==> flow/design.v (excerpt) <==
module adc_mul                   
(
    input  logic         clk_i,                                                
    input  logic         rst_i,                                                
    input  logic [11:0]  x_i,                                                  
    input  logic [11:0]  y_i,                                                  
    input  logic [11:0]  z_i,                                                  
    output logic [11:0]  fp_o                                                  
);
For scale: roughly 6500 cells after synthesis, roughly 150 flip-flops, roughly 50 I/O pins, ~50000 sq um of cells after synthesis.
Settings: LEC_CHECK=0, CAP_MARGIN=20, CELL_PAD_IN_SITES_GLOBAL_PLACEMENT=1, CORE_ASPECT_RATIO=1.79, CORE_MARGIN=8, CORE_UTILIZATION=56, CTS_CLUSTER_DIAMETER=87, CTS_CLUSTER_SIZE=98, GPL_ROUTABILITY_DRIVEN=0, HOLD_SLACK_MARGIN=0.3, PLACE_DENSITY_LB_ADDON=0.02, SLEW_MARGIN=10, TNS_END_PERCENT=25; clock period 95.0 ns.
run.sh (not shown) runs the stock make flow with config.mk's settings and CLKGATE_MAP_FILE=.
==> next run, changes <==
Settings changed: CELL_PAD_IN_SITES_GLOBAL_PLACEMENT 1 to unset, CORE_ASPECT_RATIO 1.79 to unset, CORE_MARGIN 8 to 2, CORE_UTILIZATION 56 to 58, CTS_CLUSTER_DIAMETER 87 to unset, CTS_CLUSTER_SIZE 98 to unset, GPL_ROUTABILITY_DRIVEN 0 to unset, HOLD_SLACK_MARGIN 0.3 to unset, PLACE_DENSITY_LB_ADDON 0.02 to unset, SLEW_MARGIN 10 to 20, TNS_END_PERCENT 25 to unset.
Clock period 95.0 ns to 81.2 ns, I/O delays scaled along.
Outcome: The changed run finished but fails on setup timing; utilization increases by 18 points; via count climbs by 16%; synthesized area is unchanged; die size went down by 11%; final cell count is higher by 22%; worst setup slack loses 9800 ps.
==> next run, changes <==
Settings changed: ABC_AREA set to 1, CORE_UTILIZATION 58 to 40, CTS_CLUSTER_DIAMETER set to 127, HOLD_SLACK_MARGIN set to 0.19.
Clock period 81.2 ns to 95.0 ns, I/O delays scaled along.
The new run finished clean.
Die size climbs by 56%.
Count of clock-buffer cells in the layout rose by 4.
Via count falls by 11%.
Global-route usage shrinks by 16 points.
Hold slack degrades by 3.2 ps.
Register-to-register slack is better by 15000 ps.
==> next run, changes <==
Settings changed: ABC_AREA 1 to unset, CTS_CLUSTER_DIAMETER 127 to unset, HOLD_SLACK_MARGIN 0.19 to unset.
=> The changed run ran to the end with no violations; hold slack hardly moves; sequential cell count is unchanged; non-clock buffer count climbs by 344.


== job 7573 ==
adc_mul again, from the RTL that the note above started with.
==> flow/design.v (excerpt) <==
module adc_mul                   
(
    input  logic         clk_i,                                                
    input  logic         rst_i,                                                
    input  logic [11:0]  x_i,                                                  
    input  logic [11:0]  y_i,                                                  
    input  logic [11:0]  z_i,                                                  
    output logic [11:0]  fp_o                                                  
);
Settings: LEC_CHECK=0, CAP_MARGIN=20, CELL_PAD_IN_SITES_GLOBAL_PLACEMENT=1, CORE_ASPECT_RATIO=0.5, CORE_MARGIN=2, CORE_UTILIZATION=40, CTS_CLUSTER_DIAMETER=101, CTS_CLUSTER_SIZE=98, HOLD_SLACK_MARGIN=-0.07, SLEW_MARGIN=0, TNS_END_PERCENT=15; clock period 95.0 ns.
Job 7573 completed; timing, DRC and antenna clean
Setup changes, job 7573 to job 1877
Settings: changing SLEW_MARGIN from 0 to 20; changing CORE_UTILIZATION from 40 to 58; removing HOLD_SLACK_MARGIN (formerly -0.07); removing TNS_END_PERCENT (formerly 15); removing CORE_ASPECT_RATIO (formerly 0.5); removing CELL_PAD_IN_SITES_GLOBAL_PLACEMENT (formerly 1); removing CTS_CLUSTER_DIAMETER (formerly 101); removing CTS_CLUSTER_SIZE (formerly 98); changing the clock period (ns, I/O delays scaled along) from 95.0 to 50.2.
Notes after the runs:
Delta (job 1877 minus job 7573): non-clock buffer count in the final layout increased by about 400% relative to the old numbers; vertical die dimension +43 um.
Job 7573 has lower met3 usage than job 1877.
STATUS total wire length after detailed routing: job 1877 loses against job 7573
met4 as the top routing layer in use was reported by job 7573, and met5 by job 1877.
On die boundary width: job 1877 sits below job 7573.
Job 1877 vs job 7573 — clock-buffer cell count dropped 2.
When job 1877 is set beside job 7573, its delay contributed by the slowest stage of the critical path turns out to be 80 ps smaller.
Complete run, failing final checks: job 1877, reason negative setup slack.
Total negative setup slack, job 1877 and job 7573, lower one = job 1877.
For job 379, these inputs were changed with respect to job 1877:
Settings: CTS_CLUSTER_DIAMETER now 211, previously not set; MAX_ROUTING_LAYER now met4, previously not set; ABC_AREA now 1, previously not set; CORE_UTILIZATION now 71, was 58; the clock period (ns, I/O delays scaled along) now 84.4, was 50.2.
Findings:
Job 379 ended with every stage complete and zero timing, DRC or antenna violations. Compared with job 1877, in job 379 count of multi-input gates saw an increase, worst setup slack picked up an extra 44760 ps, final design area excluding fillers -0.014 mm2. Job 379 reports its top routing layer in use as met4 while job 1877 reports met5.
The following lists how job 3107 was set up differently from job 379:
Settings: CORE_UTILIZATION changed from 71 to 67; CTS_CLUSTER_DIAMETER removed (was 211); ABC_AREA removed (was 1).
--- outcome ---
What the final checks of job 3107 revealed, after a flow that finished every stage, was a layout that fails on negative setup slack.
Delta (job 3107 minus job 379): wire length of the first global-routing pass up about 8%; total non-filler cell area in the finished layout up 8.5%.
Run comparison: job 3107 master of the slowest instance on the critical path sky130_fd_sc_hd__or4_4; job 379 master of the slowest instance on the critical path sky130_fd_sc_hd__buf_4
Job 3107 ends up with lower headroom to the max-slew limit than job 379 does.
Job 3107 vs. job 379: proportion of final cell area spent on non-clock buffers went up by 12 points.
Job 3107 against job 379: share of cell area taken by multi-input logic gates shrank by 3.3 points; die area now sits lower; minimum hold slack higher.
Job 3107 vs. job 379: clock-pin slew of the registers on the worst-case setup and hold paths now sits at about the same level; compound-cell area share of the yosys netlist climbed 14 points; area figure in the yosys stat output fell 7.5%; setup slack after layout fell 10050 ps.


adc_mul again, from the RTL that the note above started with.
Settings: LEC_CHECK=0, ABC_AREA=1, CAP_MARGIN=15, CORE_MARGIN=2, CORE_UTILIZATION=72, CTS_CLUSTER_DIAMETER=301, CTS_CLUSTER_SIZE=15, SLEW_MARGIN=20; clock period 80.5 ns.
Rerun with:
--- a/flow/config.mk
+++ b/flow/config.mk
@@ -12,2 +12,2 @@
-export CTS_CLUSTER_DIAMETER = 301
-export CTS_CLUSTER_SIZE = 15
+export CTS_CLUSTER_DIAMETER = 374
+export CTS_CLUSTER_SIZE = 95
@@ -14,0 +15 @@
+export TNS_END_PERCENT = 15
==> flow/constraint.sdc (replaced) <==
create_clock -name core_clock -period 37.4 [get_ports {clk_i}]
set_input_delay 7.4800 -clock core_clock [delete_from_list [all_inputs] [get_ports {clk_i}]]
set_output_delay 7.4800 -clock core_clock [all_outputs]
set_load 0.01 [all_outputs]
What happened:
- With this change the flow did not get past clock tree synthesis (4_1_cts)
- die size stays the same
- synthesized area stays the same
- synthesized cell count is unchanged


job 5235:
adc_mul again, from the RTL that the note above started with.
export LEC_CHECK = 0
export CAP_MARGIN = 20
export CELL_PAD_IN_SITES_GLOBAL_PLACEMENT = 0
export CORE_ASPECT_RATIO = 0.5
export CORE_MARGIN = 8
export CORE_UTILIZATION = 69
export CTS_CLUSTER_DIAMETER = 87
export CTS_CLUSTER_SIZE = 98
export GPL_ROUTABILITY_DRIVEN = 0
export HOLD_SLACK_MARGIN = -0.09
export PLACE_DENSITY_LB_ADDON = 0.02
export SLEW_MARGIN = 10
export TNS_END_PERCENT = 25
create_clock -name core_clock -period 95.0 [get_ports {clk_i}]
--- input diff job 5235..job 4560 ---
# job 5235
export LEC_CHECK = 0
export CAP_MARGIN = 20
export CELL_PAD_IN_SITES_GLOBAL_PLACEMENT = 0
export CORE_ASPECT_RATIO = 0.5
export CORE_MARGIN = 8
export CORE_UTILIZATION = 69
export CTS_CLUSTER_DIAMETER = 87
export CTS_CLUSTER_SIZE = 98
export GPL_ROUTABILITY_DRIVEN = 0
export HOLD_SLACK_MARGIN = -0.09
export PLACE_DENSITY_LB_ADDON = 0.02
export SLEW_MARGIN = 10
export TNS_END_PERCENT = 25
create_clock -name core_clock -period 95.0 [get_ports {clk_i}]
# job 4560
export LEC_CHECK = 0
export CAP_MARGIN = 20
export CELL_PAD_IN_SITES_DETAIL_PLACEMENT = 1
export CORE_MARGIN = 2
export CORE_UTILIZATION = 40
export HOLD_SLACK_MARGIN = 0.27
export MIN_ROUTING_LAYER = met2
export SLEW_MARGIN = 20
export TNS_END_PERCENT = 60
create_clock -name core_clock -period 95.0 [get_ports {clk_i}]
Notes after the runs:
[compare] base=job 5235 new=job 4560: logic share of the area -1.9 points, signed area change from the synthesized netlist to the final layout +3.4 points. [job 4560 vs job 5235] clock latency at the later pin of the worst-skew pair: higher in job 4560. Comparing job 4560 and job 5235, the lower initial antenna violation count is on job 4560. Min number of maximum-capacitance violations across job 4560 and job 5235: job 5235. For number of well taps, dividing the value from job 5235 by the value from job 4560 gives 0.59. In the flow results for job 4560 and job 5235, the cell area after layout is larger on job 4560. Relative to job 5235, the register-to-register setup slack of job 4560 is higher by 0.72 ns. A launch point of the worst path of converter3.float_out[22] is what job 5235 shows, while converter3.float_out[28] belongs to job 4560. Ran to the end and failed final checks on capacitance limit, slew limit: job 4560.


adc_mul again, from the RTL that the note above started with.
clock: 140.0 ns
lec_check: 0
abc_area: 1
cap_margin: 20
cell_pad_in_sites_detail_placement: 1
core_aspect_ratio: 1.48
core_margin: 10
core_utilization: 18
cts_cluster_size: 61
gpl_routability_driven: 0
gpl_timing_driven: 0
hold_slack_margin: -0.06
min_routing_layer: met2
place_density_lb_addon: 0.12
slew_margin: 0
Next try:
Settings changed: CELL_PAD_IN_SITES_DETAIL_PLACEMENT 1 to default, CORE_ASPECT_RATIO 1.48 to default, CORE_MARGIN 10 to 2, CORE_UTILIZATION 18 to 58, CTS_CLUSTER_SIZE 61 to default, GPL_ROUTABILITY_DRIVEN 0 to default, GPL_TIMING_DRIVEN 0 to default, HOLD_SLACK_MARGIN -0.06 to default, MIN_ROUTING_LAYER met2 to default, PLACE_DENSITY_LB_ADDON 0.12 to default, SLEW_MARGIN 0 to 20.
Clock period 140.0 ns to 77.7 ns, I/O delays scaled along.
Final cell count goes down by 22%; synthesized cell count is unchanged; routed wire length goes down by 28%; setup slack loses 28000 ps.
Next try:
Settings changed: CORE_UTILIZATION 58 to 64, CTS_CLUSTER_SIZE from default to 95, TNS_END_PERCENT from default to 15.
Clock period 77.7 ns to 37.4 ns, I/O delays scaled along.
After rerunning: The new run ended with an error in global routing. Die size goes down by 9.3%. Synthesized cell count is unchanged. Synthesized area stays the same.
Next try:
Settings changed: CAP_MARGIN 20 to 15, CORE_ASPECT_RATIO from default to 0.74, CORE_UTILIZATION 64 to 72, CTS_CLUSTER_DIAMETER from default to 374, SETUP_SLACK_MARGIN from default to 1.93.
=> The new run aborted during clock tree synthesis. Die size went down by roughly a tenth. Synthesized area is unchanged. Synthesized cell count is unchanged.
Next try:
Settings changed: CAP_MARGIN 15 to 20, CORE_ASPECT_RATIO 0.74 to default, CTS_CLUSTER_DIAMETER 374 to default, CTS_CLUSTER_SIZE 95 to default, SETUP_SLACK_MARGIN 1.93 to default, TNS_END_PERCENT 15 to default.
Clock period 37.4 ns to 106.0 ns, I/O delays scaled along.
Now the flow finished with timing, DRC and antenna clean.
Die area is about the same.
Synthesized area is unchanged.
Synthesized cell count does not change.
Next try:
Settings changed: ABC_AREA 1 to default, CORE_UTILIZATION 72 to 40.
Clock period 106.0 ns to 91.8 ns, I/O delays scaled along.
What happened:
- setup slack degrades by 17000 ps
- utilization came out lower by 28 points
- final area goes up by a few percent
- routed wire length increases by roughly a tenth
- global-route usage shrinks by 14 points
- count of clock-buffer cells in the layout came out higher by 1
- non-clock buffer count went up by 411
- sequential cell count is unchanged
- die area grows by well over a third


nickel:
adc_mul again, from the RTL that the note above started with.
Settings: LEC_CHECK=0, ABC_AREA=1, CAP_MARGIN=20, CELL_PAD_IN_SITES_DETAIL_PLACEMENT=0, CORE_ASPECT_RATIO=1.48, CORE_MARGIN=2, CORE_UTILIZATION=18, GPL_TIMING_DRIVEN=0, PLACE_DENSITY=0.87, SETUP_SLACK_MARGIN=-2.0, SLEW_MARGIN=0; clock period 57.6 ns.
nickel | ERROR | 5_1_grt
Changes in zinc relative to nickel:
- CORE_MARGIN changed from 2 to 10
- CORE_UTILIZATION changed from 18 to 31
- TNS_END_PERCENT newly set to 10
- PLACE_DENSITY_LB_ADDON newly set to 0.06
- CTS_CLUSTER_DIAMETER newly set to 107
- CTS_CLUSTER_SIZE newly set to 48
- PLACE_DENSITY removed (was 0.87)
Results
No final results exist for nickel, since it was stopped by error GRT-0232 during 5_1_grt.
The layout from zinc, despite a flow that completed every stage, fails the layout checks, with the failing checks listed as negative setup slack.
zinc against nickel; placed standard-cell area is down by a few percent.
Summary of zinc over nickel: post-synthesis cell area did not really move, placeable core region went down, placed instance count went down, initial core utilization went up.
From nickel to zinc, cell count listed in synth_stat.txt did not move at all.
zinc vs. nickel: die size went down by about 37%.
Looking at zinc and nickel, the count of input and output buffers is a wash.
Delta (zinc minus nickel): post-placement setup slack shows a reduction of 4220 ps; half-perimeter wire length after placement rose 21 mm.
--- input diff zinc..raven ---
- CTS_CLUSTER_DIAMETER now 189, was 107
- ABC_AREA no longer set, was 1
- CORE_UTILIZATION now 66, was 31
- CTS_CLUSTER_SIZE no longer set, was 48
- CORE_MARGIN now 2, was 10
- HOLD_SLACK_MARGIN now -0.1, previously not set
- GPL_TIMING_DRIVEN now 1, was 0
- PLACE_DENSITY_LB_ADDON no longer set, was 0.06
- TNS_END_PERCENT now 75, was 10
- the clock period (ns, I/O delays scaled along) now 34.2, was 57.6
### Flow results
- raven: complete, dirty (negative setup slack)
- Between raven and zinc, total inserted antenna cells is lower for zinc, raven comes in above that.
- Relative to zinc, raven degrades wire length of the first global-routing pass.
- Between raven and zinc, it is raven whose global-route usage is higher, by 37 points.
- | post-route cell area | raven vs zinc | worse |
- Compared with zinc, raven shows a lower post-route met1 wirelength.
Setup changes, raven to garnet
- CTS_CLUSTER_DIAMETER removed (was 189)
- ABC_AREA newly set to 1
- HOLD_SLACK_MARGIN removed (was -0.1)
- PLACE_DENSITY_LB_ADDON newly set to 0.06
- TNS_END_PERCENT removed (was 75)
- CORE_UTILIZATION changed from 66 to 54
- GPL_TIMING_DRIVEN changed from 1 to 0
- the clock period (ns, I/O delays scaled along) changed from 34.2 to 57.6
==> results <==
No crash in raven: every stage finished, but the layout fails its final checks due to negative setup slack. The layout from garnet, despite a flow that completed every stage, fails the layout checks, with the failing checks listed as negative setup slack. Relative to raven, the final cell area reported for garnet is lower. Number of non-clock buffers in the layout: garnet < raven. Area share of and-or/or-and cells after synthesis, garnet and raven: higher on raven. The lower fraction of the core area occupied by cells at floorplan came out of garnet. The lower filler cell count in the final layout came out of raven. garnet vs. raven: worst-case headroom to the max-slew limit went down by 5.1 points. Compared with raven, in garnet critical path depth grew by 14%; count of max-cap constraint violations held steady.


red:
adc_mul again, from the RTL that the note above started with.
clock: 95.0 ns
lec_check: 0
cap_margin: 20
cell_pad_in_sites_global_placement: 1
core_aspect_ratio: 1.86
core_margin: 2
core_utilization: 40
cts_cluster_size: 98
hold_slack_margin: -0.07
slew_margin: 0
No stage failed in red, and the final checks on the layout all came back clean.
> inputs changed (red -> blue)
# red
export LEC_CHECK = 0
export CAP_MARGIN = 20
export CELL_PAD_IN_SITES_GLOBAL_PLACEMENT = 1
export CORE_ASPECT_RATIO = 1.86
export CORE_MARGIN = 2
export CORE_UTILIZATION = 40
export CTS_CLUSTER_SIZE = 98
export HOLD_SLACK_MARGIN = -0.07
export SLEW_MARGIN = 0
create_clock -name core_clock -period 95.0 [get_ports {clk_i}]
# blue
export LEC_CHECK = 0
export ABC_AREA = 1
export CAP_MARGIN = 20
export CORE_MARGIN = 2
export CORE_UTILIZATION = 18
export CTS_CLUSTER_DIAMETER = 127
export CTS_CLUSTER_SIZE = 16
export HOLD_SLACK_MARGIN = 0.27
export MIN_ROUTING_LAYER = met2
export SLEW_MARGIN = 20
export TNS_END_PERCENT = 30
create_clock -name core_clock -period 95.0 [get_ports {clk_i}]
Findings:
- blue finished all stages; the layout is clean.
- Compared to red, blue has clock period minus worst slack 4180 ps lower.
- In the flow results for red and blue, the non-clock buffer count is smaller on blue.
- The post-synthesis cell type count number comes out lower for blue vs red.
- Summary: synthesized area, blue worse than red
- On blue: wire length of the first global-routing pass is 3.0% lower than what red gave.
- blue gives more worst setup margin than red did.
- Sort red and blue by area added between synthesis and finish, descending, and red comes first.
- Most crowded layer after global routing = met2: red; most crowded layer after global routing = met3: blue
Input-level comparison between green and blue:
# blue
export LEC_CHECK = 0
export ABC_AREA = 1
export CAP_MARGIN = 20
export CORE_MARGIN = 2
export CORE_UTILIZATION = 18
export CTS_CLUSTER_DIAMETER = 127
export CTS_CLUSTER_SIZE = 16
export HOLD_SLACK_MARGIN = 0.27
export MIN_ROUTING_LAYER = met2
export SLEW_MARGIN = 20
export TNS_END_PERCENT = 30
create_clock -name core_clock -period 95.0 [get_ports {clk_i}]
# green
export LEC_CHECK = 0
export ABC_AREA = 0
export CAP_MARGIN = 20
export CELL_PAD_IN_SITES_DETAIL_PLACEMENT = 1
export CORE_MARGIN = 2
export CORE_UTILIZATION = 18
export CTS_CLUSTER_DIAMETER = 127
export CTS_CLUSTER_SIZE = 16
export GPL_ROUTABILITY_DRIVEN = 0
export HOLD_SLACK_MARGIN = 0.27
export MAX_ROUTING_LAYER = met4
export MIN_ROUTING_LAYER = met2
export PLACE_DENSITY_LB_ADDON = 0.27
export SLEW_MARGIN = 20
export TNS_END_PERCENT = 30
create_clock -name core_clock -period 144.0 [get_ports {clk_i}]
==> results <==
The instance tally after logic synthesis in blue is 1.3 times that in green. Taking blue as the reference, in green post-layout minimum cycle time up 28,830 ps, number of distinct standard cells referenced by the synthesized netlist up 79%. Of green and blue, green shows the lower number of cells on the worst reg-to-reg path, with blue above it. Slew of the pin with the lowest slew margin for green is lower than for blue. Looking at wire length across both flows, green is the weaker of the two, with blue ahead. Relative to blue, cell area after placement decreased by about 7% in green. [compare] base=blue new=green: met2 layer wire length in the routed design moved up, post-synthesis chip area from yosys moved down, number of non-clock inverters moved down. Slowest library cell on the worst path: sky130_fd_sc_hd__o21ai_0 -> blue, sky130_fd_sc_hd__a2111oi_4 -> green.
The inputs of orange differ from those of green as listed below.
# green
export LEC_CHECK = 0
export ABC_AREA = 0
export CAP_MARGIN = 20
export CELL_PAD_IN_SITES_DETAIL_PLACEMENT = 1
export CORE_MARGIN = 2
export CORE_UTILIZATION = 18
export CTS_CLUSTER_DIAMETER = 127
export CTS_CLUSTER_SIZE = 16
export GPL_ROUTABILITY_DRIVEN = 0
export HOLD_SLACK_MARGIN = 0.27
export MAX_ROUTING_LAYER = met4
export MIN_ROUTING_LAYER = met2
export PLACE_DENSITY_LB_ADDON = 0.27
export SLEW_MARGIN = 20
export TNS_END_PERCENT = 30
create_clock -name core_clock -period 144.0 [get_ports {clk_i}]
# orange
export LEC_CHECK = 0
export CAP_MARGIN = 15
export CORE_MARGIN = 2
export CORE_UTILIZATION = 72
export SLEW_MARGIN = 20
create_clock -name core_clock -period 80.5 [get_ports {clk_i}]
Results
Placed wire-length estimate ends up higher on orange. Reported for green and orange, fraction of registers with async set or reset after synthesis turned out identical to the last digit. The run showing the greater core utilization before placement is orange. The I/O pin count on green is in line with that on orange. orange | ERROR | 4_1_cts. Reported for green and orange, xor and xnor area share after synthesis turned out identical to the last digit. Changes observed in orange relative to green: synthesized area barely changed; die area saw a decrease; synthesized cell count neither gained nor lost much; pre-CTS setup slack went down 43,050 ps.
What purple does differently from orange at the input level:
# orange
export LEC_CHECK = 0
export CAP_MARGIN = 15
export CORE_MARGIN = 2
export CORE_UTILIZATION = 72
export SLEW_MARGIN = 20
create_clock -name core_clock -period 80.5 [get_ports {clk_i}]
# purple
export LEC_CHECK = 0
export ABC_AREA = 1
export CAP_MARGIN = 15
export CORE_MARGIN = 2
export CORE_UTILIZATION = 72
export CTS_CLUSTER_DIAMETER = 215
export CTS_CLUSTER_SIZE = 22
export SLEW_MARGIN = 20
create_clock -name core_clock -period 80.5 [get_ports {clk_i}]
Findings:
purple finished all stages; the layout is clean. purple does better than orange on half-perimeter wire length after detailed placement. In the tables for orange and purple, post-synthesis compound-gate area fraction reads higher with orange. The share of synthesized area spent on multiplexers of purple falls short of that of orange by 4.2 points. Delta (purple minus orange): share of synthesized cell area in and, or, nand and nor gates climbed 12 points, synthesized cell count went up by 1,821, area of the core region went up by about 8%, die size increased 0.0057 mm². Summary of purple over orange: chip area line of the yosys report moved up, area after detailed placement now sits lower.
